==> design.v <==
module bellmanford (reset, clock, GMAR1, GMDR1, GMAR2, GMDR2, IMAR, IMDR, WMAR1, WMAR2, WMDR1, WMDR2, WMWDR, WMWAR, WMWE, OMAR, OMDR, OMWAR, OMWDR, OMWE, NegCycle, Finish);
input clock,reset;
output reg [12:0] GMAR1;
input wire [127:0] GMDR1;
output reg [12:0] GMAR2;
input wire [127:0] GMDR2;
output reg [12:0] IMAR;
input wire [7:0] IMDR;
output reg [12:0] WMAR1;
input wire [127:0] WMDR1;
output reg [12:0] WMAR2;
input wire [127:0] WMDR2;
output reg [12:0] WMWAR;
output reg [127:0] WMWDR;
output reg WMWE;
output wire [12:0] OMAR;
output wire [15:0] OMDR;
assign OMAR = 13'b0;
assign OMDR = 16'b0;
output reg [12:0] OMWAR;
output reg [15:0] OMWDR;
output reg OMWE;
output reg NegCycle;
output reg Finish;
parameter [4:0]  
Init    = 4'b0000,
Init1   = 4'b0001,
Init2   = 4'b0010,
Init3   = 4'b0011,
Upd_S   = 4'b0100,
Upd_D   = 4'b0101, 
BFA1    = 4'b0110,
BFA_Stall1 = 4'b0111,
BFA2    = 4'b1000,
BFA_Stall2    = 4'b1001,
BFA3    = 4'b1010,
BFA_Stall3 = 4'b1011,
BFA4    = 4'b1100,
BFA5    = 4'b1101,
BFA_Stall4 = 4'b1110,
BFA6    = 4'b1111,
OP1     = 5'b10000,
OP_Stall1 = 5'b10001,
OP2     = 5'b10010,
OP3     = 5'b10011,
OP4     = 5'b10100,
OP_Stall2 = 5'b10101,
Refresh1 = 5'b10110,
Refresh2 = 5'b10111,
End1 = 5'b11000,
End2 = 5'b11001,
End3 = 5'b11010;
reg [127:0] GMDR1_reg;
reg [127:0] GMDR2_reg;
reg [7:0] IMDR_reg;
reg [127:0] WMDR1_reg;
reg [127:0] WMDR2_reg;
always@(posedge clock)
begin
    GMDR1_reg <= GMDR1;
    GMDR2_reg <= GMDR2;
    IMDR_reg <= IMDR;
    WMDR1_reg <= WMDR1;
    WMDR2_reg <= WMDR2;
end
reg [7:0] NumNodes;
reg [7:0] NodeCounter;
reg [7:0] Ureg;
reg [7:0] NumLinks;
reg [7:0] LinkCounter;
reg [7:0] Vreg[0:8];
reg signed [7:0] Wreg[0:8];
reg signed [7:0] NewWeight;
reg [7:0] Sub;
reg BFA_flag;
reg signed [7:0] DistU;
reg First_Node;
reg NegativeCycleCheck;
reg FirstLine;
reg MultiLine;
reg [4:0]   current_state, next_state;
always@(posedge clock)
begin
       current_state <= next_state;
end
always@(posedge clock)
begin
	if(reset)
	begin
		WMWE <= 1'b0;
		OMWE <= 1'b0;
		Finish <= 1'b0;
		NegCycle <= 1'b0;
		GMAR1 <= 0;
		GMAR2 <= 0;
		IMAR <= 0;
		WMAR1 <= 0;
		WMAR2 <= 0;
		WMWAR <= 0;
		OMWAR <= 0;
		WMWDR <= 0;
	end
	else
	begin
    		casex(current_state)
    		Init:
    		    begin
                    GMAR1 <= 0;
                    GMAR2 <= 0;
                    IMAR <= 0;
                    WMWAR <= 0;
                    OMWAR <= 13'h1fff;
                    NodeCounter <= 8'h81;
                end
            Init1:
                begin
                end
            Init2:
                begin
                    GMAR1 <= GMAR1 + 1'b1;
                    if (NodeCounter == 8'h81)
                        begin
                            NumNodes <= GMDR1_reg[63:0] - 1'b1;
                            NodeCounter <= GMDR1_reg[7:0] - 2'b10;
    		    		    WMWAR <= WMWAR + 1'b1;
    		    		    WMWE <= 1'b1;
    		    		    WMWDR[127:107] <= 21'b100000000111111110000;
                            WMWDR[106:94] <= GMDR1_reg[12:0];
                        end
    		        else if(NodeCounter != 0)
    		    	    begin
    		    		    WMWAR <= WMWAR + 1'b1;
    		    		    WMWE <= 1'b1;
    		    		    WMWDR[127:107] <= 21'b100000000111111110000;
                            WMWDR[106:94] <= GMDR1_reg[12:0];
    		    		    NodeCounter <= NodeCounter - 8'b00000001;
    		    	    end
			        else
                        begin
                            WMWE <= 1'b0;
                            GMAR1 <= IMDR_reg - 1'b1;
                        end
                end
            Init3:
                begin
                     NodeCounter <= NumNodes;
                     IMAR <= IMAR + 1'b1;
                     OMWE <= 1'b0;
                     WMWE <= 1'b0;
                     GMAR1 <= IMAR + 1'b1;
                end
    		Upd_S:
                begin
				    WMWAR <= IMDR_reg;
                    WMWDR[127] = 1'b0;
                    WMWDR[126:119] = 0;
                    WMWDR[118:111] = IMDR_reg;
                    WMWDR[110:107] <= 4'b0010;
				    WMWE <= 1'b1;
				    WMAR1 <= IMDR_reg;                                       
                    NumLinks <= 0;
                    WMWDR[106:94] <= GMDR1_reg[12:0];
                end
            Upd_D:
                begin
				    WMWAR <= IMDR_reg;
                    WMWDR[127] = 1'b1;
                    WMWDR[126:119] = 8'h00;
                    WMWDR[118:111] = 8'hff;
                    WMWDR[110:107] <= 4'b0001;
				    WMWE <= 1'b1;
			    	WMAR2 <= GMDR2_reg[111:104];
                    WMWDR[106:94] <= GMDR1_reg[12:0];
                end
            BFA1:
                begin
                    IMAR <= IMAR - 1'b1;                                               
                    WMWE <= 1'b0;
                    First_Node <= 0;
                    NegativeCycleCheck <= 0;
                end
            BFA_Stall1:
                begin
                end
            BFA2:
                begin
                    FirstLine <= 1'b1;
                    casex(First_Node)
                        0:
                            begin
                                Ureg <= IMDR_reg;
                                NegativeCycleCheck <= 1'b1;
                                WMAR1 <= IMDR_reg;                                              
                                GMAR1 <= IMDR_reg - 1'b1;                                       
                                IMAR <= IMAR + 1'b1;
                            end
                        1:
                            begin
                                if(GMDR2_reg[127:120] == 0)
                                    begin
                                        NegativeCycleCheck <= 1'b0;
                                        Ureg <= GMDR1_reg[71:64];
                                        WMAR1 <= GMDR1_reg[71:64];                                
                                        NodeCounter <= NodeCounter - 1'b1;
                                        GMAR2 <= GMDR1_reg[71:64] - 1'b1;
                                    end
                                else if(WMDR1_reg[127] == 1'b0)
                                    begin
                                        Ureg <= WMAR1[7:0];
                                        GMAR2 <= WMAR1 - 1'b1;                            
                                    end
                                else if (WMDR1_reg[127] == 1'b1)
                                    begin
                                        if(WMAR1[7:0] == NumNodes)
                                            WMAR1 <= 0;
                                        else
                                            WMAR1 <= WMAR1 + 1'b1;
                                    end
                            end
                    endcase
                end
            BFA_Stall2:
                begin
                end
            BFA3:
                begin
                    GMAR1 <= 0;
                    if(First_Node == 1'b0)
                        GMAR2 <= GMDR1_reg[12:0];
                    else if (First_Node == 1'b1 && WMDR1_reg[127] == 1'b0)
                        GMAR2 <= GMDR2_reg[12:0];
                end
            BFA_Stall3:
                begin
                end
            BFA4:
                begin
                    if(FirstLine == 1'b1)
                        begin
                            DistU <= WMDR1_reg[126:119];
                            NumLinks <= GMDR2_reg[119:112];
                            if(GMDR2_reg[119:112] < 7)
                                begin
                                    MultiLine <= 1'b0;
                                    LinkCounter <= GMDR2_reg[119:112];
                                end
                            else
                                begin
                                    LinkCounter <= 7;
                                    MultiLine <= 1'b1;
                                end
				            Vreg[1] <= GMDR2_reg[111:104];
				            Wreg[1] <= GMDR2_reg[103:96];
				            Vreg[2] <= GMDR2_reg[95:88];
				            Wreg[2] <= GMDR2_reg[87:80];
				            Vreg[3] <= GMDR2_reg[79:72];
				            Wreg[3] <= GMDR2_reg[71:64]; 
				            Vreg[4] <= GMDR2_reg[63:56];
				            Wreg[4] <= GMDR2_reg[55:48]; 
				            Vreg[5] <= GMDR2_reg[47:40];
				            Wreg[5] <= GMDR2_reg[39:32]; 
				            Vreg[6] <= GMDR2_reg[31:24];
				            Wreg[6] <= GMDR2_reg[23:16];
				            Vreg[7] <= GMDR2_reg[15:8];
				            Wreg[7] <= GMDR2_reg[7:0];
                            Vreg[8] <= 0;
                            Wreg[8] <= 0;
                        end
                    else
                        begin
                            if(NumLinks > 8)
                                begin
                                    MultiLine <= 1'b1;
                                    LinkCounter <= 8;
                                end
                            else
                                begin
                                    MultiLine <= 1'b0;
                                    LinkCounter <= NumLinks;
                                end
                            Vreg[1] <= GMDR2_reg[127:120];
                            Wreg[1] <= GMDR2_reg[119:112];
				            Vreg[2] <= GMDR2_reg[111:104];
				            Wreg[2] <= GMDR2_reg[103:96];
				            Vreg[3] <= GMDR2_reg[95:88];
				            Wreg[3] <= GMDR2_reg[87:80];
				            Vreg[4] <= GMDR2_reg[79:72];
				            Wreg[4] <= GMDR2_reg[71:64]; 
				            Vreg[5] <= GMDR2_reg[63:56];
				            Wreg[5] <= GMDR2_reg[55:48]; 
				            Vreg[6] <= GMDR2_reg[47:40];
				            Wreg[6] <= GMDR2_reg[39:32]; 
				            Vreg[7] <= GMDR2_reg[31:24];
				            Wreg[7] <= GMDR2_reg[23:16];
				            Vreg[8] <= GMDR2_reg[15:8];
				            Wreg[8] <= GMDR2_reg[7:0];
                        end
                    Sub <= 0;
                end
            BFA5:
                begin
                    WMWE <= 1'b0;
                    if(WMDR1_reg[127] == 1'b1)
                    begin
                        NumLinks <= 0;
                        LinkCounter <= 0;
                    end
                    if (NumLinks == 0)
                    begin
                       First_Node <= 1'b1;
                    end
                    if(LinkCounter == 0 )
                    begin
                       FirstLine <= 1'b0;
                       GMAR2 <= GMAR2 + 1'b1;
                    end
                    if(NumLinks == 0 && LinkCounter == 0)
                        WMAR1 <= WMAR1 + 1'b1;
                    case(Sub)
                        0: 
                            begin
                                WMAR2 <= Vreg[1];
                                NewWeight <= DistU + Wreg[1];
                            end
                        1: 
                            begin
                                WMAR2 <= Vreg[2];  
                                NewWeight <= DistU + Wreg[2];
                            end
                        2:  
                            begin
                                WMAR2 <= Vreg[3];  
                                NewWeight <= DistU + Wreg[3];
                            end
                        3:  
                            begin
                                WMAR2 <= Vreg[4];  
                                NewWeight <= DistU + Wreg[4];
                            end
                        4:  
                            begin
                                WMAR2 <= Vreg[5];  
                                NewWeight <= DistU + Wreg[5];
                            end
                        5:  
                            begin
                                WMAR2 <= Vreg[6];  
                                NewWeight <= DistU + Wreg[6];
                            end
                        6:  
                            begin
                                WMAR2 <= Vreg[7];  
                                NewWeight <= DistU + Wreg[7];
                            end
                        7:  
                            begin
                                WMAR2 <= Vreg[8];  
                                NewWeight <= DistU + Wreg[8];
                            end
                    endcase
                end
            BFA_Stall4:
                begin
                end
            BFA6:
                begin
                   if($signed(WMDR2_reg[126:119]) > NewWeight || WMDR2_reg[127] == 1)
                    begin
                        NegativeCycleCheck <= 1'b1;
                        casex(Sub)
                            0:  begin
                                    WMWAR <= Vreg[1]; 
                                end
                            1:  begin
                                    WMWAR <= Vreg[2]; 
                                end
                            2:  begin 
                                    WMWAR <= Vreg[3]; 
                                end
                            3:  begin 
                                    WMWAR <= Vreg[4]; 
                                end
                            4:  begin 
                                    WMWAR <= Vreg[5]; 
                                end
                            5:  begin 
                                    WMWAR <= Vreg[6]; 
                                end
                            6:  begin 
                                    WMWAR <= Vreg[7]; 
                                end
                            7:  begin 
                                    WMWAR <= Vreg[8]; 
                                end
                        endcase
                        WMWDR[127] = 1'b0;
                        WMWDR[126:119] <= NewWeight;
                        WMWDR[118:111] <= Ureg;
                        WMWDR[110:107] <= WMDR2_reg[110:107];
                        WMWDR[106:94] <= WMDR2_reg[106:94];
                        WMWE <= 1'b1;
                   end
                   LinkCounter <= LinkCounter - 1'b1;
                   NumLinks <= NumLinks - 1'b1;
                   Sub <= Sub + 1'b1;
                end
            OP1:
                begin
                    WMAR2 <= IMDR_reg;
                end
            OP_Stall1:
                begin
                end
            OP2:
                begin
                    OMWAR <= OMWAR + 1'b1;
                    OMWDR <= WMDR2_reg[126:119];
                    OMWE <= 1'b1;
                    WMAR2 <= WMDR2_reg[118:111];
                end
            OP3:
                begin
                    OMWAR <= OMWAR + 1'b1;
                    OMWDR <= IMDR_reg;
                    OMWE <= 1'b1;
                    IMAR <= IMAR + 1'b1;
                end
            OP4:
                begin
                    OMWDR <= WMAR2;
                    OMWE <= 1'b1;
                    OMWAR <= OMWAR + 1'b1;
                    WMAR2 <= WMDR2_reg[118:111];
                    WMAR1 <= NumNodes;
                end
            OP_Stall2:
                begin
                    OMWE <= 1'b0;
                end
            End1:
                begin
                    if(IMDR_reg == 8'hff)
                    begin
                        NodeCounter <= NumNodes;
                        OMWDR <= 16'hFFFF;
                        OMWE <= 1'b1;
                        OMWAR <= OMWAR + 1'b1;
                    end
                    else
                    begin
                        OMWDR <= 8'h0;
                        OMWE <= 1'b1;
                        OMWAR <= OMWAR + 1'b1;
                    end
                end
            Refresh1:
                begin
                    OMWE <= 1'b0;
                    WMWAR <= NumNodes;
                    WMWDR[127:107] <= 21'b100000000111111110000;
                    WMWDR[106:94] <= WMDR1_reg[104:96];
                    WMWE <= 1'b1;
                    IMAR <= IMAR + 1'b1;
                end
            Refresh2:
                begin
                    WMWAR <= WMWAR - 1'b1;
                    WMWDR[127:107] <= 21'b100000000111111110000;
                    WMWE <= 1'b1;
                end
            End2:
                begin
                    OMWE <= 1'b0;
                    WMWE <= 1'b0;
                    Finish <= 1'b1; 
                end
            End3:
                begin
                    NegCycle <= 1'b1; 
                end
        endcase
	end
end
always@(*)
begin
	if(reset)
		next_state = Init;
	else if(current_state == Init)
        next_state = Init1;
    else if(current_state == Init1)
        next_state = Init2;
    else if(current_state == Init2)
	begin
		if (NodeCounter == 0)
			next_state = Init3;
        else
            next_state <= Init1;
	end
	else if(current_state == Init3)
			next_state = Upd_S;
	else if(current_state == Upd_S)
			next_state = Upd_D;
    else if(current_state == Upd_D)
            next_state = BFA1;
	else if(current_state == BFA1)
            next_state = BFA_Stall1;
    else if(current_state == BFA_Stall1)
            next_state = BFA2;
	else if(current_state == BFA2)
    begin
        if (WMDR1_reg[127] == 1'b1)
            next_state = BFA_Stall1;
        else if(First_Node == 1)
        begin
            if ((NegativeCycleCheck == 1'b0) && GMDR2_reg[127:120] == 8'h00 )
                next_state = OP1;
            else if((NodeCounter == 8'h01) && (NegativeCycleCheck == 1'b0) && GMDR2_reg[127:120] == 8'h00)
                next_state = OP1;
            else if((NodeCounter == 8'h01) && (NegativeCycleCheck == 1'b1))
                next_state = End3;
            else
                next_state = BFA_Stall2;
            end
        else if (WMDR1_reg[127] == 1'b0 && First_Node == 1'b0)
            next_state = BFA_Stall2;
        else if (WMDR1_reg[127] == 1'b1)
            next_state = BFA_Stall1;
        else
            next_state = BFA_Stall2;
    end
	else if(current_state == BFA_Stall2)
            next_state = BFA3;
	else if(current_state == BFA3)
    begin
        if(WMDR1_reg[127] == 1'b1)
            next_state = BFA2;
        else
            next_state = BFA_Stall3;
    end
	else if(current_state == BFA_Stall3)
    begin
        if(WMDR1_reg[127] == 1'b1)
            next_state = BFA5;
        else
            next_state = BFA4;
    end
	else if(current_state == BFA4)
            next_state = BFA5;
	else if(current_state == BFA5)
    begin
        if (WMDR1_reg[127] == 1'b1)
            next_state = BFA_Stall1;
        else if(NumLinks == 0 && LinkCounter == 0)
            next_state = BFA_Stall1;
        else if (NumLinks != 0 && LinkCounter == 0)
            next_state = BFA_Stall3;
        else
            next_state = BFA_Stall4;
    end
	else if(current_state == BFA_Stall4)
            next_state = BFA6;
	else if(current_state == BFA6)
            next_state = BFA5;
    else if(current_state == OP1)
            next_state = OP_Stall1;
    else if(current_state == OP_Stall1)
            next_state = OP2;
    else if(current_state == OP2)
            next_state = OP3;
    else if(current_state == OP3)
            next_state = OP4;
    else if(current_state == OP4)
        begin
            if(WMDR2_reg[108] == 1'b1)
                next_state = End1;
            else
                next_state = OP_Stall2;
        end
    else if(current_state == OP_Stall2)
            next_state = OP4;
    else if(current_state == Refresh1)
        next_state = Refresh2;
    else if(current_state == Refresh2)
        begin
            if(WMWAR == 0)
                next_state = Init3;
            else
                next_state = Refresh2;
        end
    else if(current_state == End1)
        begin
            if(IMDR_reg == 8'hFF)
                next_state = Refresh1;
            else
                next_state = End2;
        end
    else
        next_state = current_state;
end
endmodule
==> run.sh <==
#!/bin/bash
# the make line also repeats each setting of config.mk as NAME=value (left out here)
make -C /OpenROAD-flow-scripts/flow DESIGN_CONFIG=/design/flow/config.mk WORK_HOME=/design/flow/orfs CLKGATE_MAP_FILE= finish
==> config.mk <==
export PLATFORM = sky130hd
export DESIGN_NAME = bellmanford
export DESIGN_NICKNAME = bellmanford
export VERILOG_FILES = /design/flow/design.v
export SDC_FILE = /design/flow/constraint.sdc
export NUM_CORES = 4
export LEC_CHECK = 0
export CAP_MARGIN = 20
export CORE_MARGIN = 2
export CORE_UTILIZATION = 57
export SETUP_SLACK_MARGIN = 1.0
export SLEW_MARGIN = 20
==> constraint.sdc <==
create_clock -name core_clock -period 3.8 [get_ports {clock}]
set_input_delay 0.7600 -clock core_clock [delete_from_list [all_inputs] [get_ports {clock}]]
set_output_delay 0.7600 -clock core_clock [all_outputs]
set_load 0.01 [all_outputs]
==> impl_metrics.py, run 1 <==
# Generated from Yosys and OpenROAD reports
metrics = {
    "synth": {
        "ys.flops": 564,
        "ys_area_um2": 25000,
        "ys_sh_adder": 0.0261,
        "topCellsByArea": "dfxtp_1, edfxtp_1, mux2_2, buf_4, a21oi_1",
        "synthXorXnorAreaFrac": 0.0386,
        "netlist_area_um2": 25000,
        "ys_cells": 2357,
        "synth.top_cells.by_count": "dfxtp_1, edfxtp_1, nor2_1",
        "yosys_warnings": 3,
        "synth-async-reset-ratio": 0,
        "post-synth-top-count-cell": "dfxtp_1",
        "yosysUniqueCellTypes": 81,
        "mux_share": 0.0584,
        "synth.avg_cell_area_um2": 10.6,
        "synth-edff-count": 204,
        "simple_gate_area_frac": 0.116,
        "yosys.area.top_type": "dfxtp_1",
        "top_area_frac": 0.288,
        "flop_cell": "dfxtp_1",
        "synthAoiAreaFrac": 0.154,
        "synthCells": 2357,
        "top_logic_kind": "AND-OR/OR-AND gates",
        "postSynthSeqShare": 0.534,
    },
    "outcome": {
        "stop_stage": "3_2_place_iop",
        "status": "did not finish",
        "firstError": "[ERROR PPL-0024] Number of IO pins (790) exceeds maximum number of available positions (766). Increase the die perimeter from 853.50um to 1074.40um.",
    },
    "floorplan": {
        "die-area_um2": 45500,
        "dieHeight_um": 213,
        "fp_util": 0.579,
        "die_w_um": 213,
        "core_area_um2": 43200,
        "rows": 76,
    },
}
==> run 2, diff against run 1 <==
ABC_AREA = 1   (was unset)
CELL_PAD_IN_SITES_DETAIL_PLACEMENT = 1   (was unset)
CELL_PAD_IN_SITES_GLOBAL_PLACEMENT = 3   (was unset)
CORE_MARGIN = 6   (was 2)
CORE_UTILIZATION = 59   (was 57)
CTS_CLUSTER_DIAMETER = 68   (was unset)
CTS_CLUSTER_SIZE = 42   (was unset)
GPL_ROUTABILITY_DRIVEN = 1   (was unset)
MAX_ROUTING_LAYER = met4   (was unset)
PLACE_DENSITY_LB_ADDON = 0.25   (was unset)
SETUP_SLACK_MARGIN = 1.93   (was 1.0)
SLEW_MARGIN = 10   (was 20)
TNS_END_PERCENT = 55   (was unset)
clock period = 6.8 ns   (was 3.8 ns; I/O delays follow)
==> run 2 against run 1 <==
Effect of this change: the run fails in 3_1_place_gp_skip_io; synthesized area rose by 3.8%; die area up 8.0%; synthesized cell count grew 32%.
==> impl_metrics.py, run 2 <==
# Generated from Yosys and OpenROAD reports
metrics = {
    "floorplan": {
        "core_area_um2": 43200,
        "dieHeight_um": 222,
        "die_w_um": 222,
        "die-area_um2": 49200,
        "fp_util": 0.601,
        "rows": 76,
    },
    "synth": {
        "flop_cell": "dfxtp_1",
        "yosysUniqueCellTypes": 59,
        "topCellsByArea": "dfxtp_1, edfxtp_1, nand2_1, o21ai_0, inv_1",
        "top_area_frac": 0.278,
        "top_logic_kind": "simple AND/OR/NAND/NOR gates",
        "ys_sh_adder": 0.0252,
        "ys.flops": 564,
        "post-synth-top-count-cell": "nand2_1",
        "synthAoiAreaFrac": 0.132,
        "netlist_area_um2": 25900,
        "simple_gate_area_frac": 0.197,
        "postSynthSeqShare": 0.514,
        "yosys.area.top_type": "dfxtp_1",
        "synth.avg_cell_area_um2": 8.34,
        "synth.top_cells.by_count": "nand2_1, dfxtp_1, inv_1",
        "synthXorXnorAreaFrac": 0.0206,
        "synth-async-reset-ratio": 0,
        "synth-edff-count": 204,
        "ys_area_um2": 25900,
        "mux_share": 0.000386,
        "yosys_warnings": 3,
        "ys_cells": 3110,
        "synthCells": 3110,
    },
    "outcome": {
        "firstError": "[ERROR FLW-0024] Place density exceeds 1.0 (current PLACE_DENSITY_LB_ADDON =  0.25). Please check if the value of  PLACE_DENSITY_LB_ADDON is between 0 and 0.99.",
        "status": "did not finish",
        "stop_stage": "3_1_place_gp_skip_io",
    },
}
==> run 3, diff against run 2 <==
ABC_AREA = unset   (was 1)
CELL_PAD_IN_SITES_DETAIL_PLACEMENT = unset   (was 1)
CELL_PAD_IN_SITES_GLOBAL_PLACEMENT = unset   (was 3)
CORE_MARGIN = 8   (was 6)
CORE_UTILIZATION = 40   (was 59)
CTS_CLUSTER_DIAMETER = unset   (was 68)
CTS_CLUSTER_SIZE = unset   (was 42)
GPL_ROUTABILITY_DRIVEN = 0   (was 1)
MAX_ROUTING_LAYER = unset   (was met4)
PLACE_DENSITY_LB_ADDON = unset   (was 0.25)
SETUP_SLACK_MARGIN = unset   (was 1.93)
SLEW_MARGIN = 20   (was 10)
TNS_END_PERCENT = unset   (was 55)
clock period = 5.0 ns   (was 6.8 ns; I/O delays follow)
==> run 3 against run 2 <==
Effect of this change: the run now finishes clean; synthesized cell count shrank 24%; die area up 44%; synthesized area down 3.7%.
==> impl_metrics.py, run 3 <==
# Metrics from the implementation run
metrics = {
    "outcome": {
        "status": "finished clean",
    },
    "timing": {
        "worst_pin_slew_ns": 1.05,
        "setup_tns_ns": 0,
        "slew_viol_final": 0,
        "layout_min_cycle_time_ns": 3.99,
        "slew_headroom": 0.299,
        "clock-skew-final_ns": 0.0287,
        "report.final.setup_viol": 0,
        "period_used_share": 0.797,
        "clock.fmax_mhz": 251,
        "rsz0062_at_grt": "no",
        "finalWorstSetupSlack_ns": 1.01,
        "hold_viol": 0,
    },
    "place": {
        "postPlaceCellArea_um2": 28700,
        "dp_hpwl_um": 60600,
        "port_buffers": 350,
        "place_ws_ns": 1.07,
    },
    "floorplan": {
        "rows": 91,
        "fp_util": 0.405,
        "io_pins": 790,
        "dieHeight_um": 266,
        "die-area_um2": 70700,
        "core_area_um2": 61700,
        "die_w_um": 266,
    },
    "synth": {
        "ys_area_um2": 25000,
        "postSynthSeqShare": 0.534,
        "synth-edff-count": 204,
        "synthAoiAreaFrac": 0.154,
        "topCellsByArea": "dfxtp_1, edfxtp_1, mux2_2, buf_4, a21oi_1",
        "yosysUniqueCellTypes": 81,
        "synthCells": 2357,
        "synth-async-reset-ratio": 0,
        "flop_cell": "dfxtp_1",
        "synthXorXnorAreaFrac": 0.0386,
        "yosys.area.top_type": "dfxtp_1",
        "synth.top_cells.by_count": "dfxtp_1, edfxtp_1, nor2_1",
        "mux_share": 0.0584,
        "top_logic_kind": "AND-OR/OR-AND gates",
        "ys_sh_adder": 0.0261,
        "ys.flops": 564,
        "top_area_frac": 0.288,
        "synth.avg_cell_area_um2": 10.6,
        "ys_cells": 2357,
        "yosys_warnings": 3,
        "simple_gate_area_frac": 0.116,
        "netlist_area_um2": 25000,
        "post-synth-top-count-cell": "dfxtp_1",
    },
    "worst_setup_path": {
        "startpoint_type": "register",
        "crit_chain": "or4_1, or2_2, nor3b_1, a222oi_1, nand2_1, ha_1, a21oi_1, nor2b_1, o21a_1, o41ai_1, xnor2_1",
        "cp_slowest_cell": "nor3b_1",
        "crit_start": "Sub[4]$_SDFFCE_PN0P_",
        "setup.worst_path.end": "NewWeight[7]$_DFFE_PP_",
        "cp.depth": 11,
        "timing.rr.end": "NewWeight[7]$_DFFE_PP_",
        "cp_data_required_time_ns": 5.37,
        "r2r_cells": 11,
        "reg2reg_slack_ns": 1.01,
        "max_stage_delay_ns": 0.67,
        "critPathKind": "register to register",
        "end_kind": "register",
        "path_max_fanout": 7,
        "timing.rr.start": "Sub[4]$_SDFFCE_PN0P_",
        "cpLargestDelayFamily": "simple AND/OR/NAND/NOR gates",
        "critPathBufInv": 0,
        "cp.arrival_ns": 4.36,
    },
    "detailed_routing": {
        "dr.first_iter.drc_count": 1883,
        "antenna_cells": 0,
        "vias": 19300,
        "drt-total-wl_um": 80900,
        "post_drt_wl_per_cell_um": 22.9,
        "route.detailed.drc": 0,
        "drt_pass1_iterations": 9,
        "antenna_left": 0,
        "route.detailed.vias_per_inst": 5.45,
    },
    "finish": {
        "final_area_um2": 31000,
        "area_delta_synth_final_pct": 24.1,
        "final_nets": 3220,
        "utilization": 0.502,
    },
    "clocking": {
        "clock_sinks": 564,
        "path_clk_slew_ns": 0.06,
        "post_cts_resize_count": 0,
        "cts_root_buf": "clkbuf_16",
        "htree_levels": 2,
        "clkLatencyLatePin_ns": 0.64,
        "cts_tree": "built",
        "cts-hold-fix-buffers": 0,
        "cts_buffers": 61,
        "clk_path_buf_depth": 3,
        "post_cts.repair.setup_buffers": 0,
    },
    "global_routing": {
        "grt_max_degree": 74,
        "antenna_found_initial": 0,
        "grt_pass1_vias": 19300,
        "grt_remaining_overflow": 0,
        "grt_pass1_wl_um": 120000,
        "grt.total_usage": 0.218,
    },
    "power": {
        "power_frac_seq": 0.477,
        "switching_share": 0.223,
        "powerClk_uw": 4940,
        "power.density_nw_per_um2": 339,
        "power_leader": "sequential cells",
        "clockPowerShare": 0.470,
        "pwr-share-comb": 0.053,
        "p_sw_uw": 2340,
        "pg_comb_uw": 557,
        "intPower_uw": 8160,
        "irDropWorstVdd_mv": 0.327,
        "p_leak_uw": 0.0113,
        "seq_power_uw": 5000,
        "power_uw": 10500,
    },
    "min_path": {
        "worstHoldStart": "WMDR1_reg[125]$_DFF_P_",
        "holdPathEnd": "DistU[6]$_DFFE_PP_",
        "min_path_cells": 0,
        "hp-class": "register to register",
    },
    "job": {
        "warnings": 347,
        "drv_cap": 0,
    },
}
[run 3: layout make-up]
type | instances | area, um2
tap | 837 | 1050
inverter | 56 | 210
clock buffer | 83 | 1860
fill | 5593 | 30700
multi-input combinational | 1573 | 10300
sequential | 564 | 13300
clock inverter | 33 | 412
timing repair buffer | 391 | 3820
[run 3: routing by layer]
metal	share of wire	track usage	wire length, um	vias up
li1	-	-	-	8995
met5	0	0	0	-
met4	0.042	0.0869	3370	0
met1	0.40	0.269	32300	9201
met2	0.48	0.364	38600	891
met3	0.082	0.0543	6670	177
[run 3: stage by stage]
step                      hold WS (ns)  instances
after floorplan                  0.386       2484
after global placement           0.394       3420
after detailed placement         0.395       3420
after CTS                        0.408       3536
after global routing             0.413       3537
final                            0.410       3537
==> run 4, diff against run 3 <==
CORE_MARGIN = 2   (was 8)
GPL_ROUTABILITY_DRIVEN = unset   (was 0)
clock period = 5.01 ns   (was 5.0 ns; I/O delays follow)
==> run 4 against run 3 <==
Effect of this change: global-route usage up 2.3 points; power decreased by 2.2%; sequential share of layout area is 0.22 points higher; via count rose by 0.56%; combinational power about the same; register-to-register slack got worse by 0.04 ns; clock-buffer cell count is 3 lower; critical path type unchanged; highest routed layer unchanged.
==> impl_metrics.py, run 4 <==
# Metrics from the implementation run
metrics = {
    "synth": {
        "synthCells": 2357,
        "simple_gate_area_frac": 0.116,
        "mux_share": 0.0584,
        "top_area_frac": 0.288,
        "ys_cells": 2357,
        "yosys_warnings": 3,
        "post-synth-top-count-cell": "dfxtp_1",
        "yosysUniqueCellTypes": 81,
        "synthXorXnorAreaFrac": 0.0386,
        "top_logic_kind": "AND-OR/OR-AND gates",
        "topCellsByArea": "dfxtp_1, edfxtp_1, mux2_2, buf_4, a21oi_1",
        "flop_cell": "dfxtp_1",
        "synth.top_cells.by_count": "dfxtp_1, edfxtp_1, nor2_1",
        "synth-edff-count": 204,
        "synthAoiAreaFrac": 0.154,
        "yosys.area.top_type": "dfxtp_1",
        "postSynthSeqShare": 0.534,
        "netlist_area_um2": 25000,
        "ys_area_um2": 25000,
        "synth.avg_cell_area_um2": 10.6,
        "synth-async-reset-ratio": 0,
        "ys_sh_adder": 0.0261,
        "ys.flops": 564,
    },
    "power": {
        "power_frac_seq": 0.487,
        "powerClk_uw": 4710,
        "p_sw_uw": 2300,
        "p_leak_uw": 0.0112,
        "power.density_nw_per_um2": 333,
        "switching_share": 0.224,
        "power_leader": "sequential cells",
        "clockPowerShare": 0.459,
        "irDropWorstVdd_mv": 0.271,
        "pwr-share-comb": 0.055,
        "intPower_uw": 7960,
        "pg_comb_uw": 560,
        "seq_power_uw": 5000,
    },
    "worst_setup_path": {
        "critPathKind": "register to register",
        "crit_start": "Sub[0]$_SDFFCE_PN0P_",
        "crit_chain": "inv_1, ha_1, buf_4, a2111o_1, nand2_1, a222oi_1, nand2_1, ha_1, a21o_1, a21oi_1, nor2b_1, o21a_1, o41ai_1, xnor2_1",
        "cpLargestDelayFamily": "AND-OR/OR-AND gates",
        "cp_slowest_cell": "ha_1",
        "cp.arrival_ns": 4.39,
        "cp_data_required_time_ns": 5.36,
        "cp.depth": 14,
        "max_stage_delay_ns": 0.59,
        "setup.worst_path.end": "NewWeight[7]$_DFFE_PP_",
        "timing.rr.start": "Sub[0]$_SDFFCE_PN0P_",
        "r2r_cells": 14,
        "startpoint_type": "register",
        "path_max_fanout": 11,
        "end_kind": "register",
        "reg2reg_slack_ns": 0.97,
        "critPathBufInv": 2,
        "timing.rr.end": "NewWeight[7]$_DFFE_PP_",
    },
    "timing": {
        "hold_viol": 0,
        "clock.fmax_mhz": 248,
        "slew_headroom": 0.283,
        "setup_tns_ns": 0,
        "rsz0062_at_grt": "no",
        "slew_viol_final": 0,
        "period_used_share": 0.806,
        "clock-skew-final_ns": 0.0201,
        "worst_pin_slew_ns": 1.07,
        "hold_ws_ns": 0.410,
        "report.final.setup_viol": 0,
        "layout_min_cycle_time_ns": 4.04,
    },
    "detailed_routing": {
        "vias": 19400,
        "route.detailed.drc": 0,
        "dr.first_iter.drc_count": 1786,
        "route.detailed.vias_per_inst": 5.48,
        "post_drt_wl_per_cell_um": 22.7,
        "drt_pass1_iterations": 7,
        "drt-total-wl_um": 80300,
        "antenna_left": 0,
    },
    "clocking": {
        "cts_buffers": 59,
        "cts_tree": "built",
        "htree_levels": 2,
        "cts-hold-fix-buffers": 0,
        "clkLatencyLatePin_ns": 0.63,
        "clock_sinks": 564,
        "clk_path_buf_depth": 3,
        "cts_root_buf": "clkbuf_16",
        "post_cts_resize_count": 0,
        "post_cts.repair.setup_buffers": 0,
        "path_clk_slew_ns": 0.06,
    },
    "global_routing": {
        "grt_remaining_overflow": 0,
        "grt.total_usage": 0.241,
        "antenna_found_initial": 1,
        "grt_pass1_wl_um": 117000,
        "grt_pass1_vias": 18700,
        "grt_max_degree": 74,
    },
    "finish": {
        "area_delta_synth_final_pct": 23.5,
        "finalNonFillerCells": 3533,
        "final_nets": 3218,
    },
    "floorplan": {
        "fp_util": 0.405,
        "die_w_um": 254,
        "core_area_um2": 61700,
        "rows": 91,
        "dieHeight_um": 254,
        "die-area_um2": 64500,
        "io_pins": 790,
    },
    "min_path": {
        "hp-class": "register to register",
        "holdPathEnd": "DistU[1]$_DFFE_PP_",
        "min_path_cells": 0,
        "worstHoldStart": "WMDR1_reg[120]$_DFF_P_",
    },
    "job": {
        "warnings": 347,
        "drv_cap": 0,
    },
    "outcome": {
        "status": "finished clean",
    },
    "place": {
        "dp_hpwl_um": 59100,
        "place_congestion": 0.933,
        "dp_cells": 3421,
        "port_buffers": 350,
    },
}
-- run 4: stage by stage --
step | utilization | cell area, um2 | power, uW | worst slack (ns)
2_1_floorplan | - | 25500 | 5350 | 0.888
3_3_place_gp | 0.466 | 28700 | 5640 | 1.08
3_5_place_dp | 0.466 | 28700 | 5650 | 0.983
4_1_cts | 0.500 | 30800 | 10300 | 0.966
5_1_grt | 0.500 | 30800 | 10600 | 0.779
6_report | 0.500 | 30800 | 10300 | 0.972
-- run 4: layout make-up --
type	count	area, um2
clock buffer	80	1730
tap	837	1050
sequential	564	13300
inverter	56	210
fill	5595	30900
timing repair buffer	391	3810
antenna	1	2.50
clock inverter	31	373
multi-input combinational	1573	10300
-- run 4: metal layers --
layer	wire length, um	up-vias	track usage
li1	-	9003	-
met1	33900	9388	0.320
met2	37600	818	0.388
met3	5670	162	0.0418
met4	3150	0	0.0982
met5	0	-	0
==> run 5, diff against run 4 <==
ABC_AREA = 1   (was unset)
CORE_UTILIZATION = 69   (was 40)
CTS_CLUSTER_DIAMETER = 241   (was unset)
CTS_CLUSTER_SIZE = 98   (was unset)
PLACE_DENSITY = 0.36   (was unset)
SETUP_SLACK_MARGIN = -0.23   (was unset)
TNS_END_PERCENT = 10   (was unset)
clock period = 3.0 ns   (was 5.01 ns; I/O delays follow)
==> run 5 against run 4 <==
Effect of this change: the flow now stops in 3_2_place_iop; synthesized area rose by 3.8%; die area fell by 39%; synthesized cell count grew 32%.
==> impl_metrics.py, run 5 <==
# Generated from Yosys and OpenROAD reports
metrics = {
    "synth": {
        "top_area_frac": 0.278,
        "netlist_area_um2": 25900,
        "mux_share": 0.000386,
        "synthXorXnorAreaFrac": 0.0206,
        "synth-async-reset-ratio": 0,
        "postSynthSeqShare": 0.514,
        "flop_cell": "dfxtp_1",
        "synth.top_cells.by_count": "nand2_1, dfxtp_1, inv_1",
        "yosys_warnings": 3,
        "simple_gate_area_frac": 0.197,
        "post-synth-top-count-cell": "nand2_1",
        "synth.avg_cell_area_um2": 8.34,
        "ys_cells": 3110,
        "topCellsByArea": "dfxtp_1, edfxtp_1, nand2_1, o21ai_0, inv_1",
        "synthCells": 3110,
        "ys_area_um2": 25900,
        "yosys.area.top_type": "dfxtp_1",
        "top_logic_kind": "simple AND/OR/NAND/NOR gates",
        "synthAoiAreaFrac": 0.132,
        "yosysUniqueCellTypes": 59,
        "ys.flops": 564,
        "ys_sh_adder": 0.0252,
        "synth-edff-count": 204,
    },
    "floorplan": {
        "die-area_um2": 39200,
        "rows": 71,
        "die_w_um": 198,
        "dieHeight_um": 198,
        "core_area_um2": 37300,
        "fp_util": 0.695,
    },
    "outcome": {
        "firstError": "[ERROR PPL-0024] Number of IO pins (790) exceeds maximum number of available positions (710). Increase the die perimeter from 791.68um to 1074.40um.",
        "stop_stage": "3_2_place_iop",
        "status": "did not finish",
    },
}
==> run 6, diff against run 5 <==
ABC_AREA = unset   (was 1)
CORE_ASPECT_RATIO = 1.09   (was unset)
CORE_MARGIN = 8   (was 2)
CORE_UTILIZATION = 56   (was 69)
CTS_CLUSTER_DIAMETER = unset   (was 241)
CTS_CLUSTER_SIZE = unset   (was 98)
GPL_ROUTABILITY_DRIVEN = 0   (was unset)
HOLD_SLACK_MARGIN = 0.23   (was unset)
PLACE_DENSITY = unset   (was 0.36)
PLACE_DENSITY_LB_ADDON = 0.25   (was unset)
SETUP_SLACK_MARGIN = unset   (was -0.23)
TNS_END_PERCENT = 85   (was 10)
clock period = 5.0 ns   (was 3.0 ns; I/O delays follow)
==> run 6 against run 5 <==
Effect of this change: now clean on timing, DRC and antenna; synthesized cell count shrank 24%; die area grew 32%; synthesized area shrank 3.7%.
==> impl_metrics.py, run 6 <==
# Metrics from the implementation run
metrics = {
    "outcome": {
        "status": "finished clean",
    },
    "worst_setup_path": {
        "crit_chain": "or4_1, nor2_1, buf_4, nand2_1, buf_4, nand2_1, o21ai_0, ha_1, a21o_1, a21oi_1, nor2b_1, o21a_1, o41ai_1, xnor2_1",
        "path_max_fanout": 13,
        "timing.rr.start": "Sub[4]$_SDFFCE_PN0P_",
        "timing.rr.end": "NewWeight[7]$_DFFE_PP_",
        "max_stage_delay_ns": 0.56,
        "critPathKind": "register to register",
        "startpoint_type": "register",
        "cp.arrival_ns": 4.20,
        "critPathBufInv": 2,
        "reg2reg_slack_ns": 1.18,
        "cpLargestDelayFamily": "AND-OR/OR-AND gates",
        "crit_start": "Sub[4]$_SDFFCE_PN0P_",
        "cp_slowest_cell": "or4_1",
        "r2r_cells": 14,
        "cp.depth": 14,
        "cp_data_required_time_ns": 5.38,
        "setup.worst_path.end": "NewWeight[7]$_DFFE_PP_",
        "end_kind": "register",
    },
    "synth": {
        "simple_gate_area_frac": 0.116,
        "synth.top_cells.by_count": "dfxtp_1, edfxtp_1, nor2_1",
        "netlist_area_um2": 25000,
        "synth-edff-count": 204,
        "ys_cells": 2357,
        "ys_area_um2": 25000,
        "post-synth-top-count-cell": "dfxtp_1",
        "top_logic_kind": "AND-OR/OR-AND gates",
        "top_area_frac": 0.288,
        "synthXorXnorAreaFrac": 0.0386,
        "yosysUniqueCellTypes": 81,
        "postSynthSeqShare": 0.534,
        "yosys.area.top_type": "dfxtp_1",
        "yosys_warnings": 3,
        "synth-async-reset-ratio": 0,
        "ys.flops": 564,
        "flop_cell": "dfxtp_1",
        "synth.avg_cell_area_um2": 10.6,
        "ys_sh_adder": 0.0261,
        "synthAoiAreaFrac": 0.154,
        "mux_share": 0.0584,
        "topCellsByArea": "dfxtp_1, edfxtp_1, mux2_2, buf_4, a21oi_1",
        "synthCells": 2357,
    },
    "power": {
        "powerClk_uw": 4470,
        "switching_share": 0.223,
        "irDropWorstVdd_mv": 0.297,
        "p_sw_uw": 2240,
        "intPower_uw": 7780,
        "clockPowerShare": 0.446,
        "power_leader": "sequential cells",
        "pwr-share-comb": 0.055,
        "seq_power_uw": 5000,
        "p_leak_uw": 0.0111,
        "pg_comb_uw": 553,
        "power.density_nw_per_um2": 330,
        "power_frac_seq": 0.499,
    },
    "floorplan": {
        "die_w_um": 218,
        "core_area_um2": 44500,
        "io_pins": 790,
        "fp_util": 0.562,
        "dieHeight_um": 237,
        "rows": 81,
        "die-area_um2": 51600,
    },
    "job": {
        "warnings": 347,
        "drv_cap": 0,
    },
    "global_routing": {
        "grt_max_degree": 73,
        "grt_pass1_vias": 19800,
        "grt.total_usage": 0.285,
        "antenna_found_initial": 1,
        "grt_remaining_overflow": 0,
        "grt_pass1_wl_um": 115000,
    },
    "detailed_routing": {
        "post_drt_wl_per_cell_um": 23.5,
        "drt_pass1_iterations": 9,
        "drt-total-wl_um": 76900,
        "dr.first_iter.drc_count": 2556,
        "antenna_left": 0,
        "route.detailed.drc": 0,
        "route.detailed.vias_per_inst": 6.09,
        "vias": 19900,
    },
    "clocking": {
        "htree_levels": 2,
        "cts-hold-fix-buffers": 0,
        "cts_buffers": 56,
        "path_clk_slew_ns": 0.06,
        "post_cts_resize_count": 0,
        "clk_path_buf_depth": 3,
        "cts_root_buf": "clkbuf_16",
        "clkLatencyLatePin_ns": 0.63,
        "post_cts.repair.setup_buffers": 0,
        "cts_tree": "built",
        "clock_sinks": 564,
    },
    "timing": {
        "clock.fmax_mhz": 262,
        "rsz0062_at_grt": "no",
        "period_used_share": 0.764,
        "slew_viol_final": 0,
        "setup_tns_ns": 0,
        "layout_min_cycle_time_ns": 3.82,
        "slew_headroom": 0.255,
        "report.final.setup_viol": 0,
        "hold_viol": 0,
        "clock-skew-final_ns": 0.0161,
        "worst_pin_slew_ns": 1.11,
    },
    "min_path": {
        "min_path_cells": 0,
        "worstHoldStart": "WMDR1_reg[119]$_DFF_P_",
        "holdPathEnd": "DistU[0]$_DFFE_PP_",
        "hp-class": "register to register",
    },
    "finish": {
        "area_delta_synth_final_pct": 21.5,
        "utilization": 0.683,
        "n_fill_cell": 3299,
        "finalNonFillerCells": 3266,
        "final_nets": 3209,
    },
    "place": {
        "port_buffers": 350,
        "dp_cells": 3159,
        "dp_hpwl_um": 56000,
    },
}
## run 6: area by class of cell
type	instances	area (um2)	share of cell area
antenna	2	5.00	0.000165
clock buffer	77	1660	0.0546
clock inverter	28	330	0.0109
inverter	56	210	0.00692
multi-input combinational	1573	10300	0.340
sequential	564	13300	0.439
tap	581	727	0.0239
timing repair buffer	385	3760	0.124
## run 6: per-stage QoR
| step | hold WS [ns] | setup WS, ns | power (uW) | area, um2 |
|---|---|---|---|---|
| CTS | 0.410 | 1.21 | 10100 | 30400 |
| global route | 0.411 | 0.988 | 10300 | 30400 |
| finish | 0.408 | 1.18 | 10000 | 30400 |
| detailed placement | 0.390 | 1.25 | 5630 | 28400 |
| global placement | 0.392 | 1.29 | 5620 | 28400 |
| floorplan | 0.386 | 0.880 | 5360 | 25500 |
## run 6: metal layers
layer	global-route usage	vias up	share of wire
li1	-	8960	-
met1	0.340	9392	0.36
met2	0.449	1254	0.46
met3	0.0779	300	0.10
met4	0.182	0	0.073
met5	0	-	0
==> run 7, diff against run 6 <==
CAP_MARGIN = 10   (was 20)
CELL_PAD_IN_SITES_GLOBAL_PLACEMENT = 0   (was unset)
CORE_ASPECT_RATIO = 0.83   (was 1.09)
CORE_MARGIN = 2   (was 8)
CORE_UTILIZATION = 31   (was 56)
CTS_CLUSTER_DIAMETER = 395   (was unset)
GPL_ROUTABILITY_DRIVEN = unset   (was 0)
GPL_TIMING_DRIVEN = 1   (was unset)
HOLD_SLACK_MARGIN = unset   (was 0.23)
MIN_ROUTING_LAYER = met2   (was unset)
PLACE_DENSITY = 0.4   (was unset)
PLACE_DENSITY_LB_ADDON = unset   (was 0.25)
TNS_END_PERCENT = unset   (was 85)
clock period = 4.46 ns   (was 5.0 ns; I/O delays follow)
==> run 7 against run 6 <==
Effect of this change: synthesized cell count unchanged; clock skew increased by 0.0026 ns; power increased by 17%; sequential power increased by 12%; critical endpoint is now NewWeight[6]$_DFFE_PP_; hold slack got worse by 0.0056 ns; still clean; clock power increased by 22%; global-route usage increased by 3.5 points.
==> impl_metrics.py, run 7 <==
# Metrics from the implementation run
metrics = {
    "power": {
        "power.density_nw_per_um2": 375,
        "switching_share": 0.244,
        "pg_comb_uw": 656,
        "seq_power_uw": 5620,
        "p_leak_uw": 0.0113,
        "intPower_uw": 8880,
        "power_leader": "sequential cells",
        "powerClk_uw": 5470,
        "power_frac_seq": 0.478,
        "irDropWorstVdd_mv": 0.251,
        "p_sw_uw": 2870,
        "clockPowerShare": 0.466,
        "pwr-share-comb": 0.056,
    },
    "synth": {
        "flop_cell": "dfxtp_1",
        "synth.top_cells.by_count": "dfxtp_1, edfxtp_1, nor2_1",
        "top_area_frac": 0.288,
        "synthAoiAreaFrac": 0.154,
        "synthCells": 2357,
        "synth-async-reset-ratio": 0,
        "topCellsByArea": "dfxtp_1, edfxtp_1, mux2_2, buf_4, a21oi_1",
        "post-synth-top-count-cell": "dfxtp_1",
        "synth-edff-count": 204,
        "postSynthSeqShare": 0.534,
        "yosys.area.top_type": "dfxtp_1",
        "yosysUniqueCellTypes": 81,
        "synth.avg_cell_area_um2": 10.6,
        "ys.flops": 564,
        "netlist_area_um2": 25000,
        "ys_cells": 2357,
        "simple_gate_area_frac": 0.116,
        "yosys_warnings": 3,
        "top_logic_kind": "AND-OR/OR-AND gates",
        "ys_sh_adder": 0.0261,
        "synthXorXnorAreaFrac": 0.0386,
        "mux_share": 0.0584,
        "ys_area_um2": 25000,
    },
    "worst_setup_path": {
        "setup.worst_path.end": "NewWeight[6]$_DFFE_PP_",
        "critPathBufInv": 1,
        "end_kind": "register",
        "path_max_fanout": 7,
        "startpoint_type": "register",
        "max_stage_delay_ns": 0.58,
        "reg2reg_slack_ns": 0.42,
        "cpLargestDelayFamily": "simple AND/OR/NAND/NOR gates",
        "timing.rr.start": "Sub[4]$_SDFFCE_PN0P_",
        "critPathKind": "register to register",
        "crit_start": "Sub[4]$_SDFFCE_PN0P_",
        "timing.rr.end": "NewWeight[6]$_DFFE_PP_",
        "r2r_cells": 13,
        "crit_chain": "or4_1, nor2_1, buf_4, nand2_1, a222oi_1, nand2_1, ha_1, fa_1, a21o_1, a21oi_1, o21bai_1, a21oi_1, xnor2_1",
        "cp.arrival_ns": 4.46,
        "cp_slowest_cell": "or4_1",
        "cp.depth": 13,
        "cp_data_required_time_ns": 4.88,
    },
    "timing": {
        "hold_ws_ns": 0.403,
        "clock.fmax_mhz": 248,
        "worst_pin_slew_ns": 1.11,
        "layout_min_cycle_time_ns": 4.04,
        "slew_viol_final": 0,
        "rsz0062_at_grt": "no",
        "setup_tns_ns": 0,
        "finalWorstSetupSlack_ns": 0.423,
        "clock-skew-final_ns": 0.0187,
        "report.final.setup_viol": 0,
        "period_used_share": 0.905,
        "slew_headroom": 0.258,
        "hold_viol": 0,
    },
    "detailed_routing": {
        "vias": 26100,
        "top_layer_used": "met5",
        "routed-wl-met2_um": 43200,
        "post_drt_wl_per_cell_um": 24.0,
        "route.detailed.vias_per_inst": 6.90,
        "antenna_left": 0,
        "wl_met3_um": 42000,
        "drt-total-wl_um": 91100,
        "route.detailed.drc": 0,
        "dr.first_iter.drc_count": 3819,
        "m1WireLength_um": 0,
        "drt_pass1_iterations": 12,
    },
    "min_path": {
        "holdPathEnd": "DistU[7]$_DFFE_PP_",
        "min_path_cells": 0,
        "hp-class": "register to register",
        "worstHoldStart": "WMDR1_reg[126]$_DFF_P_",
    },
    "floorplan": {
        "die_w_um": 316,
        "die-area_um2": 82900,
        "dieHeight_um": 263,
        "fp_util": 0.314,
        "core_area_um2": 79500,
        "io_pins": 790,
        "rows": 94,
    },
    "clocking": {
        "clock_sinks": 564,
        "cts_tree": "built",
        "post_cts_resize_count": 0,
        "cts-hold-fix-buffers": 0,
        "cts_buffers": 66,
        "post_cts.repair.setup_buffers": 0,
        "htree_levels": 3,
        "path_clk_slew_ns": 0.06,
        "clkLatencyLatePin_ns": 0.63,
        "clk_path_buf_depth": 3,
        "cts_root_buf": "clkbuf_16",
    },
    "global_routing": {
        "grt_remaining_overflow": 0,
        "grt_pass1_vias": 29500,
        "antenna_found_initial": 0,
        "grt_pass1_wl_um": 132000,
        "grt_max_degree": 129,
        "grt.total_usage": 0.320,
    },
    "place": {
        "dp_hpwl_um": 64200,
        "place_ws_ns": 0.536,
        "dp_cells": 3656,
        "place_congestion": 0.896,
        "port_buffers": 350,
    },
    "job": {
        "warnings": 350,
        "drv_cap": 0,
    },
    "outcome": {
        "status": "finished clean",
    },
    "finish": {
        "final_nets": 3241,
        "finalNonFillerCells": 3791,
        "area_delta_synth_final_pct": 25.3,
    },
}
## run 7: area by class of cell
class | count | area, um2
Clock buffer | 87 | 1900
Sequential cell | 564 | 13300
Inverter | 56 | 210
Clock inverter | 35 | 245
Tap cell | 1056 | 1320
Multi-Input combinational cell | 1573 | 10300
Timing Repair Buffer | 407 | 3940
Fill cell | 7740 | 48200
Antenna cell | 13 | 32.5
## run 7: routing by layer
metal	track usage	up-vias
li1	-	8983
met3	0.478	577
met2	0.344	7565
met4	0.0534	30
met5	0.121	-
met1	-	8989
## run 7: through the flow
stage | cell area (um2) | total power (uW) | utilization
floorplan | 25500 | 6010 | -
global placement | 29100 | 6360 | 0.366
detailed placement | 29100 | 6360 | 0.366
CTS | 31300 | 11800 | 0.393
global route | 31300 | 12100 | 0.393
finish | 31300 | 11700 | 0.394
==> run 8, diff against run 7 <==
ABC_AREA = 0   (was unset)
CAP_MARGIN = 20   (was 10)
CELL_PAD_IN_SITES_GLOBAL_PLACEMENT = unset   (was 0)
CORE_ASPECT_RATIO = 0.71   (was 0.83)
CORE_UTILIZATION = 60   (was 31)
CTS_CLUSTER_DIAMETER = 389   (was 395)
CTS_CLUSTER_SIZE = 41   (was unset)
GPL_TIMING_DRIVEN = unset   (was 1)
HOLD_SLACK_MARGIN = -0.02   (was unset)
MIN_ROUTING_LAYER = met1   (was met2)
PLACE_DENSITY = unset   (was 0.4)
PLACE_DENSITY_LB_ADDON = 0.04   (was unset)
SETUP_SLACK_MARGIN = 0.68   (was unset)
TNS_END_PERCENT = 30   (was unset)
clock period = 2.37 ns   (was 4.46 ns; I/O delays follow)
==> run 8 against run 7 <==
Effect of this change: the run now fails in 3_2_place_iop; synthesized area is the same; die area decreased by 48%; synthesized cell count stayed put.
==> impl_metrics.py, run 8 <==
# Generated from Yosys and OpenROAD reports
metrics = {
    "floorplan": {
        "fp_util": 0.614,
        "die_w_um": 246,
        "rows": 62,
        "dieHeight_um": 176,
        "die-area_um2": 43300,
        "core_area_um2": 40700,
    },
    "synth": {
        "synth.top_cells.by_count": "dfxtp_1, edfxtp_1, nor2_1",
        "ys.flops": 564,
        "synthXorXnorAreaFrac": 0.0386,
        "netlist_area_um2": 25000,
        "top_logic_kind": "AND-OR/OR-AND gates",
        "top_area_frac": 0.288,
        "synth-async-reset-ratio": 0,
        "synth-edff-count": 204,
        "flop_cell": "dfxtp_1",
        "yosysUniqueCellTypes": 81,
        "yosys.area.top_type": "dfxtp_1",
        "post-synth-top-count-cell": "dfxtp_1",
        "synthCells": 2357,
        "ys_area_um2": 25000,
        "synth.avg_cell_area_um2": 10.6,
        "yosys_warnings": 3,
        "mux_share": 0.0584,
        "synthAoiAreaFrac": 0.154,
        "topCellsByArea": "dfxtp_1, edfxtp_1, mux2_2, buf_4, a21oi_1",
        "ys_cells": 2357,
        "simple_gate_area_frac": 0.116,
        "postSynthSeqShare": 0.534,
        "ys_sh_adder": 0.0261,
    },
    "outcome": {
        "stop_stage": "3_2_place_iop",
        "firstError": "[ERROR PPL-0024] Number of IO pins (790) exceeds maximum number of available positions (784). Increase the die perimeter from 844.29um to 1074.40um.",
        "status": "did not finish",
    },
}
==> run 9, diff against run 8 <==
ABC_AREA = unset   (was 0)
CORE_ASPECT_RATIO = unset   (was 0.71)
CORE_UTILIZATION = 58   (was 60)
CTS_CLUSTER_DIAMETER = unset   (was 389)
CTS_CLUSTER_SIZE = unset   (was 41)
HOLD_SLACK_MARGIN = unset   (was -0.02)
MIN_ROUTING_LAYER = unset   (was met1)
PLACE_DENSITY_LB_ADDON = unset   (was 0.04)
SETUP_SLACK_MARGIN = 0.65   (was 0.68)
TNS_END_PERCENT = unset   (was 30)
clock period = 3.86 ns   (was 2.37 ns; I/O delays follow)
==> run 9 against run 8 <==
Effect of this change: synthesized cell count did not move; synthesized area did not move; the flow again stops in 3_2_place_iop; die area rose by 3.3%.
==> impl_metrics.py, run 9 <==
# Generated from Yosys and OpenROAD reports
metrics = {
    "synth": {
        "synthAoiAreaFrac": 0.154,
        "synth.top_cells.by_count": "dfxtp_1, edfxtp_1, nor2_1",
        "netlist_area_um2": 25000,
        "synthCells": 2357,
        "ys_area_um2": 25000,
        "topCellsByArea": "dfxtp_1, edfxtp_1, mux2_2, buf_4, a21oi_1",
        "ys_cells": 2357,
        "yosysUniqueCellTypes": 81,
        "postSynthSeqShare": 0.534,
        "yosys_warnings": 3,
        "yosys.area.top_type": "dfxtp_1",
        "ys_sh_adder": 0.0261,
        "top_logic_kind": "AND-OR/OR-AND gates",
        "top_area_frac": 0.288,
        "ys.flops": 564,
        "post-synth-top-count-cell": "dfxtp_1",
        "synth-edff-count": 204,
        "flop_cell": "dfxtp_1",
        "mux_share": 0.0584,
        "synthXorXnorAreaFrac": 0.0386,
        "synth-async-reset-ratio": 0,
        "synth.avg_cell_area_um2": 10.6,
        "simple_gate_area_frac": 0.116,
    },
    "floorplan": {
        "rows": 76,
        "dieHeight_um": 212,
        "die_w_um": 212,
        "core_area_um2": 42800,
        "die-area_um2": 44800,
        "fp_util": 0.584,
    },
    "outcome": {
        "status": "did not finish",
        "stop_stage": "3_2_place_iop",
        "firstError": "[ERROR PPL-0024] Number of IO pins (790) exceeds maximum number of available positions (760). Increase the die perimeter from 846.24um to 1074.40um.",
    },
}
==> run 10, diff against run 9 <==
CORE_UTILIZATION = 70   (was 58)
CTS_CLUSTER_DIAMETER = 210   (was unset)
CTS_CLUSTER_SIZE = 31   (was unset)
SETUP_SLACK_MARGIN = -0.25   (was 0.65)
clock period = 3.62 ns   (was 3.86 ns; I/O delays follow)
==> run 10 against run 9 <==
Effect of this change: the run again fails in 3_2_place_iop; die area down 17%; synthesized area did not move; synthesized cell count unchanged.
==> impl_metrics.py, run 10 <==
# Generated from Yosys and OpenROAD reports
metrics = {
    "synth": {
        "synthCells": 2357,
        "synth-async-reset-ratio": 0,
        "top_logic_kind": "AND-OR/OR-AND gates",
        "mux_share": 0.0584,
        "flop_cell": "dfxtp_1",
        "synthXorXnorAreaFrac": 0.0386,
        "ys_area_um2": 25000,
        "ys.flops": 564,
        "ys_cells": 2357,
        "postSynthSeqShare": 0.534,
        "yosys_warnings": 3,
        "synthAoiAreaFrac": 0.154,
        "netlist_area_um2": 25000,
        "post-synth-top-count-cell": "dfxtp_1",
        "synth.top_cells.by_count": "dfxtp_1, edfxtp_1, nor2_1",
        "yosysUniqueCellTypes": 81,
        "yosys.area.top_type": "dfxtp_1",
        "synth-edff-count": 204,
        "ys_sh_adder": 0.0261,
        "top_area_frac": 0.288,
        "synth.avg_cell_area_um2": 10.6,
        "topCellsByArea": "dfxtp_1, edfxtp_1, mux2_2, buf_4, a21oi_1",
        "simple_gate_area_frac": 0.116,
    },
    "floorplan": {
        "rows": 69,
        "dieHeight_um": 193,
        "die_w_um": 193,
        "die-area_um2": 37200,
        "fp_util": 0.706,
        "core_area_um2": 35400,
    },
    "outcome": {
        "firstError": "[ERROR PPL-0024] Number of IO pins (790) exceeds maximum number of available positions (692). Increase the die perimeter from 771.74um to 1074.40um.",
        "status": "did not finish",
        "stop_stage": "3_2_place_iop",
    },
}
==> run 11, diff against run 10 <==
CORE_UTILIZATION = 71   (was 70)
CTS_CLUSTER_DIAMETER = unset   (was 210)
CTS_CLUSTER_SIZE = 36   (was 31)
SETUP_SLACK_MARGIN = 0.87   (was -0.25)
clock period = 2.97 ns   (was 3.62 ns; I/O delays follow)
==> run 11 against run 10 <==
Effect of this change: the flow again stops in 3_2_place_iop; synthesized cell count did not move; synthesized area did not move; die area fell by 1.4%.
==> impl_metrics.py, run 11 <==
# Generated from Yosys and OpenROAD reports
metrics = {
    "synth": {
        "synth.avg_cell_area_um2": 10.6,
        "synthCells": 2357,
        "top_area_frac": 0.288,
        "mux_share": 0.0584,
        "topCellsByArea": "dfxtp_1, edfxtp_1, mux2_2, buf_4, a21oi_1",
        "ys_sh_adder": 0.0261,
        "flop_cell": "dfxtp_1",
        "synth-async-reset-ratio": 0,
        "synthAoiAreaFrac": 0.154,
        "yosys_warnings": 3,
        "synthXorXnorAreaFrac": 0.0386,
        "yosys.area.top_type": "dfxtp_1",
        "ys.flops": 564,
        "netlist_area_um2": 25000,
        "top_logic_kind": "AND-OR/OR-AND gates",
        "post-synth-top-count-cell": "dfxtp_1",
        "simple_gate_area_frac": 0.116,
        "yosysUniqueCellTypes": 81,
        "ys_cells": 2357,
        "synth.top_cells.by_count": "dfxtp_1, edfxtp_1, nor2_1",
        "postSynthSeqShare": 0.534,
        "ys_area_um2": 25000,
        "synth-edff-count": 204,
    },
    "floorplan": {
        "core_area_um2": 34600,
        "die-area_um2": 36700,
        "die_w_um": 192,
        "dieHeight_um": 192,
        "rows": 68,
        "fp_util": 0.722,
    },
    "outcome": {
        "status": "did not finish",
        "stop_stage": "3_2_place_iop",
        "firstError": "[ERROR PPL-0024] Number of IO pins (790) exceeds maximum number of available positions (686). Increase the die perimeter from 766.40um to 1074.40um.",
    },
}
==> run 12, diff against run 11 <==
CORE_UTILIZATION = 40   (was 71)
CTS_CLUSTER_SIZE = unset   (was 36)
SETUP_SLACK_MARGIN = 0.83   (was 0.87)
clock period = 4.27 ns   (was 2.97 ns; I/O delays follow)
==> run 12 against run 11 <==
Effect of this change: the run now finishes clean; die area increased by 76%; synthesized area stayed put; synthesized cell count stayed put.
==> impl_metrics.py, run 12 <==
# Metrics from the implementation run
metrics = {
    "outcome": {
        "status": "finished clean",
    },
    "clocking": {
        "cts_tree": "built",
        "path_clk_slew_ns": 0.06,
        "clk_path_buf_depth": 3,
        "htree_levels": 2,
        "clkLatencyLatePin_ns": 0.64,
        "cts_root_buf": "clkbuf_16",
        "cts-hold-fix-buffers": 0,
        "clock_sinks": 564,
        "cts_buffers": 60,
    },
    "power": {
        "powerClk_uw": 5350,
        "power_frac_seq": 0.494,
        "pwr-share-comb": 0.055,
        "p_leak_uw": 0.0113,
        "clockPowerShare": 0.451,
        "power.density_nw_per_um2": 383,
        "seq_power_uw": 5870,
        "irDropWorstVdd_mv": 0.366,
        "intPower_uw": 9160,
        "p_sw_uw": 2700,
        "pg_comb_uw": 652,
        "power_leader": "sequential cells",
        "switching_share": 0.228,
    },
    "worst_setup_path": {
        "crit_chain": "or4_4, nor2_4, nand2_4, a222oi_1, nand2_1, ha_2, fa_1, a21o_1, a21oi_2, o21bai_1, a21oi_1, xnor2_1",
        "timing.rr.start": "Sub[4]$_SDFFCE_PN0P_",
        "reg2reg_slack_ns": 0.86,
        "setup.worst_path.end": "NewWeight[6]$_DFFE_PP_",
        "path_max_fanout": 6,
        "cp.arrival_ns": 3.79,
        "startpoint_type": "register",
        "max_stage_delay_ns": 0.57,
        "cp_slowest_cell": "or4_4",
        "crit_start": "Sub[4]$_SDFFCE_PN0P_",
        "cp_data_required_time_ns": 4.65,
        "r2r_cells": 12,
        "cpLargestDelayFamily": "simple AND/OR/NAND/NOR gates",
        "critPathBufInv": 0,
        "end_kind": "register",
        "critPathKind": "register to register",
        "cp.depth": 12,
        "timing.rr.end": "NewWeight[6]$_DFFE_PP_",
    },
    "synth": {
        "synthCells": 2357,
        "synth.avg_cell_area_um2": 10.6,
        "synth.top_cells.by_count": "dfxtp_1, edfxtp_1, nor2_1",
        "flop_cell": "dfxtp_1",
        "yosysUniqueCellTypes": 81,
        "post-synth-top-count-cell": "dfxtp_1",
        "ys_area_um2": 25000,
        "simple_gate_area_frac": 0.116,
        "yosys_warnings": 3,
        "top_logic_kind": "AND-OR/OR-AND gates",
        "synth-edff-count": 204,
        "mux_share": 0.0584,
        "yosys.area.top_type": "dfxtp_1",
        "synthXorXnorAreaFrac": 0.0386,
        "synth-async-reset-ratio": 0,
        "ys_cells": 2357,
        "ys.flops": 564,
        "topCellsByArea": "dfxtp_1, edfxtp_1, mux2_2, buf_4, a21oi_1",
        "postSynthSeqShare": 0.534,
        "ys_sh_adder": 0.0261,
        "netlist_area_um2": 25000,
        "synthAoiAreaFrac": 0.154,
        "top_area_frac": 0.288,
    },
    "timing": {
        "slew_headroom": 0.345,
        "report.final.setup_viol": 0,
        "slew_viol_final": 0,
        "rsz0062_at_grt": "yes",
        "hold_viol": 0,
        "clock.fmax_mhz": 293,
        "period_used_share": 0.798,
        "clock-skew-final_ns": 0.0188,
        "worst_pin_slew_ns": 0.982,
        "layout_min_cycle_time_ns": 3.41,
        "setup_tns_ns": 0,
    },
    "global_routing": {
        "grt_pass1_vias": 18600,
        "grt.total_usage": 0.238,
        "grt_max_degree": 74,
        "antenna_found_initial": 0,
        "grt_pass1_wl_um": 116000,
        "grt_remaining_overflow": 0,
    },
    "detailed_routing": {
        "drt_pass1_iterations": 7,
        "route.detailed.drc": 0,
        "antenna_left": 0,
        "post_drt_wl_per_cell_um": 22.6,
        "route.detailed.vias_per_inst": 5.47,
        "dr.first_iter.drc_count": 1762,
        "drt-total-wl_um": 80400,
        "vias": 19400,
    },
    "floorplan": {
        "die_w_um": 254,
        "fp_util": 0.405,
        "die-area_um2": 64500,
        "core_area_um2": 61700,
        "dieHeight_um": 254,
        "io_pins": 790,
        "rows": 91,
    },
    "job": {
        "warnings": 349,
        "drv_cap": 0,
    },
    "place": {
        "place_congestion": 0.922,
        "port_buffers": 350,
        "dp_hpwl_um": 58900,
    },
    "finish": {
        "utilization": 0.502,
        "n_fill_cell": 5661,
        "area_delta_synth_final_pct": 23.9,
        "final_nets": 3234,
    },
    "min_path": {
        "hp-class": "register to register",
        "worstHoldStart": "WMDR1_reg[121]$_DFF_P_",
        "min_path_cells": 0,
        "holdPathEnd": "DistU[2]$_DFFE_PP_",
    },
}
run 12: layout make-up:
cell class / count / area (um2) / area share
clock inverter: 27 / 270 / 0.00873
timing repair buffer: 406 / 3930 / 0.127
inverter: 56 / 210 / 0.00679
clock buffer: 86 / 1780 / 0.0576
sequential: 564 / 13300 / 0.431
tap: 837 / 1050 / 0.0338
antenna: 1 / 2.50 / 0.0000808
multi-input combinational: 1573 / 10400 / 0.335
run 12: metal layers:
| metal | up-vias | part of all wire | global-route usage |
|---|---|---|---|
| li1 | 9019 | - | - |
| met1 | 9377 | 0.42 | 0.316 |
| met2 | 849 | 0.47 | 0.388 |
| met3 | 159 | 0.072 | 0.0395 |
| met4 | 0 | 0.037 | 0.0919 |
| met5 | - | 0 | 0 |
run 12: repair_timing:
action                     4_1_cts  5_1_grt
resized                         13        2
setup endpoints to repair        4        2
setup buffers                    1        2
pin swaps                        2        2
run 12: stage by stage:
step	setup slack, ns	power (uW)	std cells	hold slack, ns	area [um2]
after CTS	0.844	12000	3546	0.404	30900
final	0.860	11900	3550	0.401	31000
after global routing	0.709	12200	3549	0.405	31000
after detailed placement	0.400	6620	3432	0.391	28800
after floorplan	0.398	6280	2484	0.386	25500
after global placement	0.547	6620	3432	0.392	28800
Power is estimated from default activity; no workload was simulated.
